==> xenon: inputs <==
==> flow/design.v <==
`timescale 1ns / 1ps
module FIR #
(
    parameter inbit = 11,		 
    parameter outbit = 23,		
    parameter n=32
)
(
    input rst,
    input clk,
    input wire signed [inbit-1:0] infix,
    output reg signed [outbit-1:0] outfix
);
reg signed [outbit-1:0] mul [0:31];
reg signed [outbit-1:0] add [0:30];
integer  i;
wire signed [outbit-1:0] sh1,sh2,sh3,sh5;
wire signed [outbit-1:0] w0,w1,w2,w3,w4,w5,w6,w7,w8,w9,w10,w11,w12,w13,w14;  
assign sh1 = infix<<1;
assign sh2 = infix<<2;
assign sh3 = infix<<3;
assign sh5 = infix<<5;
assign w0 = infix; 
assign w1 = sh1; 
assign w2 = -infix; 
assign w3 = -sh1-infix;	 
assign w4 = sh2;  
assign w5 = sh1+infix;  
assign w6 = -sh2-infix;	 
assign w7 = -sh2-sh1;	 
assign w8 =sh2+infix;	 
assign w9 = sh3+sh2;	 
assign w10 = -sh1;		 
assign w11 = -(infix<<4) - (sh2 + sh1);	 
assign w12 = -sh3-infix;			 
assign w13 = (sh5)+(sh3+sh2)+(sh1+infix);		 
assign w14 = (infix<<6)+(sh5+sh2)+(sh1+infix);		 
always @(posedge clk) begin
    if (rst) begin
		outfix <= 0;
    end else begin 
		outfix <= mul[0] +add[0];
	end
end
always @(posedge clk) begin
    if (rst) begin
        for(i=0;i<32;i=i+1)
			mul[i] <= 0;
    end else begin 
        mul[0] <= w0;
        mul[1] <= w1;
		mul[2] <= w2;
		mul[3] <= w3;
		mul[4] <=0;
		mul[5] <= w4;
		mul[6] <= w5;
		mul[7] <= w6;
		mul[8] <= w7;
		mul[9] <= w8;
		mul[10] <= w9;
		mul[11] <= w10;
		mul[12] <= w11;
		mul[13] <= w12;
		mul[14] <= w13;
		mul[15] <= w14;
		mul[16] <= w14;
		mul[17] <= w13;
		mul[18] <= w12;
		mul[19] <= w11;
		mul[20] <= w10;
		mul[21] <= w9;
		mul[22] <= w8;
		mul[23] <= w7;
		mul[24] <= w6;
		mul[25] <= w5;
		mul[26] <= w4;
		mul[27] <= 0;
		mul[28] <= w3;
		mul[29] <= w2;
		mul[30] <= w1;
		mul[31] <= w0;
    end
end
always @(posedge clk) begin
    if (rst) begin
        for(i=0;i<31;i=i+1)
			add[i] <= 0;
    end else begin 
        add[0] <= mul[1]+add[1];
        add[1] <= mul[2]+add[2];
		add[2] <= mul[3]+add[3];
		add[3] <= add[4];
		add[4] <= mul[5]+add[5];
		add[5] <= mul[6]+add[6];
		add[6] <= mul[7]+add[7];
		add[7] <= mul[8]+add[8];
		add[8] <= mul[9]+add[9];
		add[9] <= mul[10]+add[10];
		add[10] <= mul[11]+add[11];
		add[11] <= mul[12]+add[12];
		add[12] <= mul[13]+add[13];
		add[13] <= mul[14]+add[14];
		add[14] <= mul[15]+add[15];
		add[15] <= mul[16]+add[16];
		add[16] <= mul[17]+add[17];
		add[17] <= mul[18]+add[18];
		add[18] <= mul[19]+add[19];
		add[19] <= mul[20]+add[20];
		add[20] <= mul[21]+add[21];
		add[21] <= mul[22]+add[22];
		add[22] <= mul[23]+add[23];
		add[23] <= mul[24]+add[24];
		add[24] <= mul[25]+add[25];
		add[25] <= mul[26]+add[26];
		add[26] <= add[27];
		add[27] <= mul[28]+add[28];
		add[28] <= mul[29]+add[29];
		add[29] <= mul[30]+add[30];
		add[30] <= mul[31];
    end
end
endmodule
==> flow/run.sh <==
#!/bin/bash
# the make line also repeats each setting of config.mk as NAME=value (left out here)
make -C /OpenROAD-flow-scripts/flow DESIGN_CONFIG=/design/flow/config.mk WORK_HOME=/design/flow/orfs CLKGATE_MAP_FILE= finish
==> flow/config.mk <==
export PLATFORM = sky130hd
export DESIGN_NAME = FIR
export DESIGN_NICKNAME = FIR
export VERILOG_FILES = /design/flow/design.v
export SDC_FILE = /design/flow/constraint.sdc
export NUM_CORES = 4
export LEC_CHECK = 0
export ABC_AREA = 1
export CAP_MARGIN = 0
export CORE_MARGIN = 2
export CORE_UTILIZATION = 70
export CTS_CLUSTER_SIZE = 36
export SETUP_SLACK_MARGIN = 0.53
export SLEW_MARGIN = 20
==> flow/constraint.sdc <==
create_clock -name core_clock -period 3.23 [get_ports {clk}]
set_input_delay 0.6460 -clock core_clock [delete_from_list [all_inputs] [get_ports {clk}]]
set_output_delay 0.6460 -clock core_clock [all_outputs]
set_load 0.01 [all_outputs]
==> fjord (differences from xenon) <==
==> flow/config.mk (replaced) <==
export PLATFORM = sky130hd
export DESIGN_NAME = FIR
export DESIGN_NICKNAME = FIR
export VERILOG_FILES = /design/flow/design.v
export SDC_FILE = /design/flow/constraint.sdc
export NUM_CORES = 4
export LEC_CHECK = 0
export CAP_MARGIN = 15
export CORE_MARGIN = 2
export CORE_UTILIZATION = 72
export CTS_CLUSTER_SIZE = 32
export SETUP_SLACK_MARGIN = 0.51
export SLEW_MARGIN = 20
==> flow/constraint.sdc (replaced) <==
create_clock -name core_clock -period 2.87 [get_ports {clk}]
set_input_delay 0.5740 -clock core_clock [delete_from_list [all_inputs] [get_ports {clk}]]
set_output_delay 0.5740 -clock core_clock [all_outputs]
set_load 0.01 [all_outputs]
==> qor summary <==
|  | xenon | fjord |
|---|---|---|
| Height of the die | 307 um | 280 um |
| Total cell area reported by yosys after synthesis | 64200 um^2 | 54900 um^2 |
| Number of cell instances after yosys synthesis | 9692 | 6273 |
| Die W | 307 um | 280 um |
| HPWL after detailed placement | 179000 um | 133000 um |
| Post-Syn Instances | 9692 | 6273 |
| Run status | failed layout checks | aborted with a tool error |
| Last stage reached | - | 5_1_grt |
| Layout check failures | negative setup slack | - |
| Area fraction in compound gates | 19.0% | 18.8% |
| Yosys top cell by instances | nand2_1 | nor2_1 |
| Fa+ha+maj area frac | 16.8% | 19.6% |
| Clock buffer count from CTS | 93 | 92 |
| Cell area after placement | 69100 um^2 | 63500 um^2 |
| Routability Congestion | 1.12 | 1.03 |
| Post-synth mux share | 0% | 0.189% |
| Synthesized area divided by synthesized cell count | 6.63 um^2 | 8.75 um^2 |
| PostCTS Resize Cnt | 174 | 212 |
| Total die size | 94200 um^2 | 78400 um^2 |
| Core area | 91200 um^2 | 75700 um^2 |
| Initial standard-cell utilization of the core | 70.4% | 72.5% |
| AND/OR/NAND/NOR Cells, Area Fraction | 27.9% | 17.1% |
| Pre-CTS setup slack | -1.15 ns | -2.17 ns |
| Seq share, synth | 27.5% | 32.1% |
